## v6
Design top, start of the top module:
module top(
  input clk,
  input rst_n,
  input din_rx,
  output dout_tx_s1,
  output dout_tx_s2,
  output [31:0] addr_tx_s1,
  output [31:0] addr_tx_s2
    );
export LEC_CHECK = 0
export CAP_MARGIN = 20
export CORE_MARGIN = 2
export CORE_UTILIZATION = 72
export CTS_CLUSTER_DIAMETER = 205
export CTS_CLUSTER_SIZE = 35
export SETUP_SLACK_MARGIN = 1.31
export SLEW_MARGIN = 20
create_clock -name core_clock -period 4.42 [get_ports {clk}]
run.sh (not shown) runs the stock make flow with config.mk's settings and CLKGATE_MAP_FILE=.
Inputs modified between v6 and v7:
- SETUP_SLACK_MARGIN changed from 1.31 to 0.84
- PLACE_DENSITY_LB_ADDON newly set to 0.01
- CTS_CLUSTER_DIAMETER changed from 205 to 45
- CTS_CLUSTER_SIZE changed from 35 to 72
- the clock period (ns, I/O delays scaled along) changed from 4.42 to 3.26
Results
- v7 completed every stage of the flow, and the final layout passed the timing, DRC and antenna checks.
- v7 vs. v6: first-pass GRT wire length grew by 4.9 mm, design area went up.
- Detailed-route via count delta (v7 − v6): unfavourable
- [v7 vs v6] clock group share of total power: higher in v7
- Setup slack in v7 is smaller than in v6.

---

Starting RTL as in the previous note.
export LEC_CHECK = 0
export ABC_AREA = 1
export CAP_MARGIN = 20
export CORE_MARGIN = 2
export CORE_UTILIZATION = 68
export CTS_CLUSTER_SIZE = 98
export PLACE_DENSITY = 0.6
export SLEW_MARGIN = 20
create_clock -name core_clock -period 2.83 [get_ports {clk}]
The starting point produced a layout that fails on negative setup slack.
Edit:
ABC_AREA = default   (was 1)
CTS_CLUSTER_SIZE = default   (was 98)
clock period = 3.42 ns   (was 2.83 ns; I/O delays follow)
=> The changed run passed the timing, DRC and antenna checks; non-clock buffer count falls by 64; register-to-register slack gains 270 ps; final area decreases by 11%; count of clock-buffer cells in the layout grows by 1.
Edit:
ABC_AREA = 1   (was default)
CTS_CLUSTER_DIAMETER = 392   (was default)
GPL_TIMING_DRIVEN = 1   (was default)
HOLD_SLACK_MARGIN = 0.14   (was default)
MAX_ROUTING_LAYER = met4   (was default)
MIN_ROUTING_LAYER = met1   (was default)
PLACE_DENSITY = default   (was 0.6)
clock period = 2.37 ns   (was 3.42 ns; I/O delays follow)
Now the flow reached the layout checks and failed them: negative setup slack.
Hold slack degrades by 82 ps.
Via count rises by 32%.
Non-clock buffer count rises by 117.
Wire length rises by 29%.
Global-route usage rises by 5.4 points.
Setup slack degrades by 820 ps.
Total power rises by 45%.
Die size rises by 8.5%.
Core utilization rises by 5.6 points.
Cell area rises by 15%.
Area after synthesis rises by 8.7%.
Edit:
ABC_AREA = default   (was 1)
CORE_UTILIZATION = 66   (was 68)
clock period = 3.13 ns   (was 2.37 ns; I/O delays follow)
Effect:
- The new run passed the timing, DRC and antenna checks
- non-clock buffer count shrinks by 100
- worst hold slack is better by 76 ps
- setup slack improves by 730 ps
- area after synthesis falls by 8.0%
- design area shrinks by 12%
- clock-buffer cell count went up by 3
- total power shrinks by 23%
- sequential share of layout area came out higher by 5.2 points
- routed wire length went down by 21%
Edit:
CORE_UTILIZATION = 54   (was 66)
MIN_ROUTING_LAYER = met2   (was met1)
SETUP_SLACK_MARGIN = -0.08   (was default)
clock period = 1.07 ns   (was 3.13 ns; I/O delays follow)
The new run ran to the end with violations: negative setup slack.
Fmax went up slightly.
Clock skew climbs by 20 ps.
Final cell count went up by about a fifth.
Power increases to 2.9 times its value.
Critical path depth stays the same.
Worst setup slack degrades by 2000 ps.
Design area goes up by about a fifth.
Worst hold slack loses 220 ps.
Clock power rises to 2.9 times its value.
Edit:
CORE_UTILIZATION = 40   (was 54)
CTS_CLUSTER_DIAMETER = default   (was 392)
GPL_TIMING_DRIVEN = default   (was 1)
HOLD_SLACK_MARGIN = default   (was 0.14)
MAX_ROUTING_LAYER = default   (was met4)
MIN_ROUTING_LAYER = default   (was met2)
PLACE_DENSITY = 0.6   (was default)
SETUP_SLACK_MARGIN = default   (was -0.08)
clock period = 4.09 ns   (was 1.07 ns; I/O delays follow)
Effect: The changed run completed without violations. Maximum frequency went down by 17%. Non-clock buffer count drops by 299. Setup slack is better by 2400 ps. Utilization drops by 31 points. Synthesized area stays the same. Via count went down by 35%. Clock skew goes down by 8.6 ps. Synthesized cell count is unchanged. Clock-buffer cell count is lower by 2. Final area came out lower by about 18%.
Power is estimated from default activity; no workload was simulated.
